==> job 1315: inputs <==
==> flow/design.v <==
`timescale 1ns/100ps
module conv(
           input Aclk,
           input rst,
           input [7:0] Xin,
           input [7:0] Kin,
           output reg [7:0] Rout,
           output reg result_done
       );
reg [7:0] pattern [9-1:0];
reg [4:0] daddr;
wire pattern_done;
reg [7:0] kernel [4-1:0];
reg [4:0] kaddr;
wire kernel_done;
reg [7:0] result [4-1:0];
reg [4:0] out_cnt;
integer i;
assign pattern_done = (daddr-1>=9) ? 1'd1 : 1'd0;
always@(posedge Aclk)
begin
    if(rst)
    begin
        for(i=0;i<9;i=i+1)
        begin
            pattern[i] <= 7'd0;
        end
        daddr <= 5'd1;   
    end
    else
    begin
        if(pattern_done)
        begin
            pattern[daddr] <= pattern[daddr];
            daddr <= daddr;
        end
        else
        begin
            pattern[daddr-1] <= Xin;
            daddr <= daddr + 5'd1;
        end
    end
end
assign kernel_done = (kaddr-1>=4) ? 1'd1 : 1'd0;
always@(posedge Aclk)
begin
    if(rst)
    begin
        for(i=0;i<4;i=i+1)
        begin
            kernel[i] <= 7'd0;
        end
        kaddr <= 5'd1;
    end
    else
    begin
        if(kernel_done)
        begin
            kernel[kaddr] <= kernel[kaddr];
            kaddr <= kaddr;
        end
        else
        begin
            kernel[kaddr-1] <= Kin;
            kaddr <= kaddr + 5'd1;
        end
    end
end
always@(*)
begin
    if(rst)
    begin
        for(i=0;i<4;i=i+1)
        begin
            result[i] = 7'd0;
        end
    end
    else
    begin
        if(pattern_done & kernel_done)
        begin
            result[0] = pattern[0]*kernel[0] + pattern[1]*kernel[1] + pattern[3]*kernel[2] + pattern[4]*kernel[3];
            result[1] = pattern[1]*kernel[0] + pattern[2]*kernel[1] + pattern[4]*kernel[2] + pattern[5]*kernel[3];
            result[2] = pattern[3]*kernel[0] + pattern[4]*kernel[1] + pattern[6]*kernel[2] + pattern[7]*kernel[3];
            result[3] = pattern[4]*kernel[0] + pattern[5]*kernel[1] + pattern[7]*kernel[2] + pattern[8]*kernel[3];
        end
        else
        begin
            for(i=0;i<4;i=i+1)
            begin
                result[i] = 7'd0;
            end
        end
    end
end
always@(posedge Aclk)
begin
    if(rst)
    begin
        result_done <= 1'd0;
    end
    else
    begin
        if(pattern_done & kernel_done)
        begin
            result_done <= 1'd1;
        end
        else
        begin
            result_done <= result_done;
        end
    end
end
always@(posedge Aclk)
begin
    if(rst)
    begin
        Rout <= 7'd0;
        out_cnt <= 5'd1;
    end
    else
    begin
        if(pattern_done & kernel_done)
        begin
            out_cnt <= out_cnt + 5'd1;
            Rout <= result[out_cnt-1];
        end
        else
        begin
            out_cnt <= 5'd1;
            Rout <= 5'd0;
        end
    end
end
endmodule
==> flow/run.sh <==
#!/bin/bash
# the make line also repeats each setting of config.mk as NAME=value (left out here)
make -C /OpenROAD-flow-scripts/flow DESIGN_CONFIG=/design/flow/config.mk WORK_HOME=/design/flow/orfs CLKGATE_MAP_FILE= finish
==> flow/config.mk <==
export PLATFORM = sky130hd
export DESIGN_NAME = conv
export DESIGN_NICKNAME = conv
export VERILOG_FILES = /design/flow/design.v
export SDC_FILE = /design/flow/constraint.sdc
export NUM_CORES = 4
export LEC_CHECK = 0
export CAP_MARGIN = 20
export CORE_MARGIN = 2
export CORE_UTILIZATION = 72
export PLACE_DENSITY = 0.4
export SLEW_MARGIN = 20
export TNS_END_PERCENT = 15
==> flow/constraint.sdc <==
create_clock -name core_clock -period 5.62 [get_ports {Aclk}]
set_input_delay 1.1240 -clock core_clock [delete_from_list [all_inputs] [get_ports {Aclk}]]
set_output_delay 1.1240 -clock core_clock [all_outputs]
set_load 0.01 [all_outputs]
==> job 2873: changes against job 1315 <==
--- a/flow/config.mk
+++ b/flow/config.mk
@@ -10,4 +10,3 @@
 export CORE_UTILIZATION = 72
-export PLACE_DENSITY = 0.4
+export PLACE_DENSITY_LB_ADDON = 0.0
 export SLEW_MARGIN = 20
-export TNS_END_PERCENT = 15
==> flow/constraint.sdc (replaced) <==
create_clock -name core_clock -period 6.5 [get_ports {Aclk}]
set_input_delay 1.3000 -clock core_clock [delete_from_list [all_inputs] [get_ports {Aclk}]]
set_output_delay 1.3000 -clock core_clock [all_outputs]
set_load 0.01 [all_outputs]
==> job 2036: changes against job 1315 <==
--- a/flow/config.mk
+++ b/flow/config.mk
@@ -9,5 +9,3 @@
 export CORE_MARGIN = 2
-export CORE_UTILIZATION = 72
-export PLACE_DENSITY = 0.4
+export CORE_UTILIZATION = 40
 export SLEW_MARGIN = 20
-export TNS_END_PERCENT = 15
==> flow/constraint.sdc (replaced) <==
create_clock -name core_clock -period 7.85 [get_ports {Aclk}]
set_input_delay 1.5700 -clock core_clock [delete_from_list [all_inputs] [get_ports {Aclk}]]
set_output_delay 1.5700 -clock core_clock [all_outputs]
set_load 0.01 [all_outputs]
==> impl_results.html <==
<!-- implementation run metrics -->
<table>
<tr><th>Metric</th><th>Value</th></tr>
<tr><th colspan="2">Placed design</th></tr>
<tr><td>Cell count after placement</td><td>2,832</td></tr>
<tr><td>Post-DP HPWL</td><td>50,700 um</td></tr>
<tr><th colspan="2">GRT</th></tr>
<tr><td>Global routing met1 resource utilization</td><td>54.6%</td></tr>
<tr><th colspan="2">Timing</th></tr>
<tr><td>PnR worst setup slack</td><td>-1.31 ns</td></tr>
<tr><td>Number of setup violations in the final report</td><td>5</td></tr>
<tr><th colspan="2">Floorplanning</th></tr>
<tr><td>Core Box Area</td><td>28,900 um2</td></tr>
<tr><th colspan="2">Critical path</th></tr>
<tr><td>Maximum net fanout on the critical path</td><td>5</td></tr>
<tr><th colspan="2">Status</th></tr>
<tr><td>Outcome</td><td>complete, but fails checks</td></tr>
<tr><td>Causes of the layout check failure</td><td>setup timing</td></tr>
<tr><th colspan="2">Finish</th></tr>
<tr><td>Fill cell instance count of the final layout</td><td>1,718</td></tr>
</table>
The numbers above come from job 1315.

==> impl_results.html <==
<!-- implementation run metrics -->
<table>
<tr><th>Metric</th><th>Value</th></tr>
<tr><th colspan="2">Timing</th></tr>
<tr><td>Number of setup violations in the final report</td><td>3</td></tr>
<tr><td>PnR worst setup slack</td><td>-0.461 ns</td></tr>
<tr><th colspan="2">Status</th></tr>
<tr><td>Outcome</td><td>complete, but fails checks</td></tr>
<tr><td>Causes of the layout check failure</td><td>setup timing</td></tr>
<tr><th colspan="2">GRT</th></tr>
<tr><td>Global routing met1 resource utilization</td><td>54.0%</td></tr>
<tr><th colspan="2">Drt</th></tr>
<tr><td>Count of unresolved DRC violations after routing</td><td>0</td></tr>
<tr><th colspan="2">Placed design</th></tr>
<tr><td>Cell count after placement</td><td>2,803</td></tr>
<tr><th colspan="2">Finish</th></tr>
<tr><td>Fill cell instance count of the final layout</td><td>1,633</td></tr>
<tr><th colspan="2">Floorplanning</th></tr>
<tr><td>Core Box Area</td><td>28,900 um2</td></tr>
<tr><th colspan="2">Critical path</th></tr>
<tr><td>Critical path buffer and inverter count</td><td>3</td></tr>
</table>
The numbers above come from job 2873.

==> impl_results.html <==
<!-- implementation run metrics -->
<table>
<tr><th>Metric</th><th>Value</th></tr>
<tr><th colspan="2">Timing</th></tr>
<tr><td>Number of setup violations in the final report</td><td>0</td></tr>
<tr><th colspan="2">Floorplanning</th></tr>
<tr><td>Core Box Area</td><td>52,600 um2</td></tr>
<tr><th colspan="2">Finish</th></tr>
<tr><td>Fill cell instance count of the final layout</td><td>5,161</td></tr>
<tr><th colspan="2">Critical path</th></tr>
<tr><td>Maximum net fanout on the critical path</td><td>12</td></tr>
<tr><th colspan="2">Status</th></tr>
<tr><td>Outcome</td><td>timing/DRC/antenna clean</td></tr>
<tr><th colspan="2">Placed design</th></tr>
<tr><td>Cell count after placement</td><td>2,956</td></tr>
</table>
The numbers above come from job 2036.

